// JAM
module JAM (
input CLK,
input RST,
output reg [2:0] W,
output reg [2:0] J,
input [6:0] Cost,
output reg [3:0] MatchCount,
output reg [9:0] MinCost,
output reg Valid );
reg [5:0]state;
reg [2:0]num[0:7];
reg [4:0]ix;
reg [9:0]tempCost;
reg [4:0]changePoint;
reg [4:0]n;
reg [4:0]max_min_pos;
reg [4:0]max_min_value;
always @(posedge CLK or posedge RST) 
begin
    if(RST)
    begin
		  W <= 0;
		  J <= 0;
		  Valid <= 0;
		  num[0] <= 0;
		  num[1] <= 1;
		  num[2] <= 2;
		  num[3] <= 3;
		  num[4] <= 4;
		  num[5] <= 5;
		  num[6] <= 6;
		  num[7] <= 7;
		  state <= 0;
		  ix <= 1;
		  tempCost <= 0;
		  MatchCount <= 0;
		  MinCost <= 1023;
		  changePoint <= 0;
		  n <= 10;
		  max_min_pos <= 0;
		  max_min_value <= 10;
    end
    else 
    begin
		case(state)
			5'd0:
			begin
				if(ix > 8)
				begin
					if(tempCost < MinCost)
					begin
						MatchCount <= 1;
						MinCost <= tempCost;
					end
					else if(tempCost == MinCost)
					begin
						MatchCount <= MatchCount + 1;
					end
					ix <= 1;
					tempCost <= 0;
					state <= 1;
				end
				else if(ix == 8)
				begin
					tempCost <= tempCost + Cost;
					ix <= ix + 1;
				end
				else
				begin
					tempCost <= tempCost + Cost;
					W <= ix;
					J <= num[ix];
					ix <= ix + 1;
				end
			end
			5'd1:
			begin
				if(num[7] > num[6])
				begin
					num[6] <= num[7];
					num[7] <= num[6];
					state <= 0;
					W <= 0;
					J <= num[0];
				end
				else if(num[6] > num[5])
				begin
					 if(num[7] > num[5] && num[7] < num[6])
					 begin
						num[7] <= num[6];
						num[5] <= num[7];
						num[6] <= num[5];
						state <= 0;
						W <= 0;
						J <= num[0];
					 end
					 else
					 begin
						num[5] <= num[6];
						num[6] <= num[7];
						num[7] <= num[5];
						state <= 0;
						W <= 0;
						J <= num[0];
					 end
				end
				else if(num[5] > num[4])
				begin
						if(num[6] < num[4] && ((num[7] < num[4]) || num[5] < num[7]) )
						begin
							num[4] <= num[5];
							num[5] <= num[7];
							num[7] <= num[4];
  ...
For scale: roughly 30 I/O pins, about 7300 sq um of cells after synthesis.
==> flow/config.mk <==
export PLATFORM = sky130hd
export DESIGN_NAME = JAM
export DESIGN_NICKNAME = JAM
export VERILOG_FILES = /design/flow/design.v
export SDC_FILE = /design/flow/constraint.sdc
export NUM_CORES = 4
export LEC_CHECK = 0
export ABC_AREA = 1
export CAP_MARGIN = 20
export CORE_ASPECT_RATIO = 1.33
export CORE_MARGIN = 2
export CORE_UTILIZATION = 72
export CTS_CLUSTER_DIAMETER = 335
export CTS_CLUSTER_SIZE = 93
export SETUP_SLACK_MARGIN = 0.29
export SLEW_MARGIN = 20
==> flow/constraint.sdc <==
create_clock -name core_clock -period 2.11 [get_ports {CLK}]
set_input_delay 0.4220 -clock core_clock [delete_from_list [all_inputs] [get_ports {CLK}]]
set_output_delay 0.4220 -clock core_clock [all_outputs]
set_load 0.01 [all_outputs]
run.sh (not shown) runs the stock make flow with config.mk's settings and CLKGATE_MAP_FILE=.
The starting point died in clock tree synthesis (4_1_cts), error DPL-0038.
Change:
--- a/flow/config.mk
+++ b/flow/config.mk
@@ -9,8 +9,5 @@
 export CAP_MARGIN = 20
-export CORE_ASPECT_RATIO = 1.33
 export CORE_MARGIN = 2
-export CORE_UTILIZATION = 72
-export CTS_CLUSTER_DIAMETER = 335
-export CTS_CLUSTER_SIZE = 93
-export SETUP_SLACK_MARGIN = 0.29
+export CORE_UTILIZATION = 65
+export GPL_ROUTABILITY_DRIVEN = 0
 export SLEW_MARGIN = 20
==> flow/constraint.sdc (replaced) <==
create_clock -name core_clock -period 2.42 [get_ports {CLK}]
set_input_delay 0.4840 -clock core_clock [delete_from_list [all_inputs] [get_ports {CLK}]]
set_output_delay 0.4840 -clock core_clock [all_outputs]
set_load 0.01 [all_outputs]
Result: With this change the flow reached the layout checks and failed them: setup timing; area after synthesis is unchanged; die size goes up by 10%; synthesized cell count does not change.
Change:
--- a/flow/config.mk
+++ b/flow/config.mk
@@ -10,4 +10,5 @@
 export CORE_MARGIN = 2
-export CORE_UTILIZATION = 65
-export GPL_ROUTABILITY_DRIVEN = 0
+export CORE_UTILIZATION = 64
+export CTS_CLUSTER_DIAMETER = 191
+export CTS_CLUSTER_SIZE = 100
 export SLEW_MARGIN = 20
==> flow/constraint.sdc (replaced) <==
create_clock -name core_clock -period 8.0 [get_ports {CLK}]
set_input_delay 1.6000 -clock core_clock [delete_from_list [all_inputs] [get_ports {CLK}]]
set_output_delay 1.6000 -clock core_clock [all_outputs]
set_load 0.01 [all_outputs]
After rerunning: Now the flow completed without violations; final area came out lower by roughly a tenth; via count came out lower by roughly a tenth; utilization came out lower by 12 points; flip-flop count is unchanged; total power came out lower by well over a third; global-route usage came out lower by 5.5 points.
Change:
--- a/flow/config.mk
+++ b/flow/config.mk
@@ -7,8 +7,12 @@
 export LEC_CHECK = 0
-export ABC_AREA = 1
 export CAP_MARGIN = 20
+export CELL_PAD_IN_SITES_GLOBAL_PLACEMENT = 2
+export CORE_ASPECT_RATIO = 1.04
 export CORE_MARGIN = 2
-export CORE_UTILIZATION = 64
-export CTS_CLUSTER_DIAMETER = 191
-export CTS_CLUSTER_SIZE = 100
+export CORE_UTILIZATION = 40
+export CTS_CLUSTER_DIAMETER = 245
+export CTS_CLUSTER_SIZE = 99
+export PLACE_DENSITY_LB_ADDON = 0.3
+export SETUP_SLACK_MARGIN = 1.48
 export SLEW_MARGIN = 20
+export TNS_END_PERCENT = 25
Result: Area after synthesis came out lower by a few percent; clock-buffer cell count goes down by 1; synthesized cell count drops by about a fifth.
Change:
==> flow/config.mk (replaced) <==
export PLATFORM = sky130hd
export DESIGN_NAME = JAM
export DESIGN_NICKNAME = JAM
export VERILOG_FILES = /design/flow/design.v
export SDC_FILE = /design/flow/constraint.sdc
export NUM_CORES = 4
export LEC_CHECK = 0
export CAP_MARGIN = 20
export CORE_MARGIN = 2
export CORE_UTILIZATION = 40
export CTS_CLUSTER_DIAMETER = 400
export CTS_CLUSTER_SIZE = 100
export SETUP_SLACK_MARGIN = 2.3
export SLEW_MARGIN = 20
Routed wire length decreases by about 8%.
Clock power increases by about 5%.
Worst setup slack is better by 0.23 ns.
Power increases by 2.3%.
Hold slack is worse by 0.0041 ns.
Cell area barely changes.
Core utilization increases by 0.17 points.
Register-to-register slack is better by 0.23 ns.
Non-clock buffer count decreases by 1.
Die area is about the same.
No activity file was given, so power comes from the tool's default toggle rates.
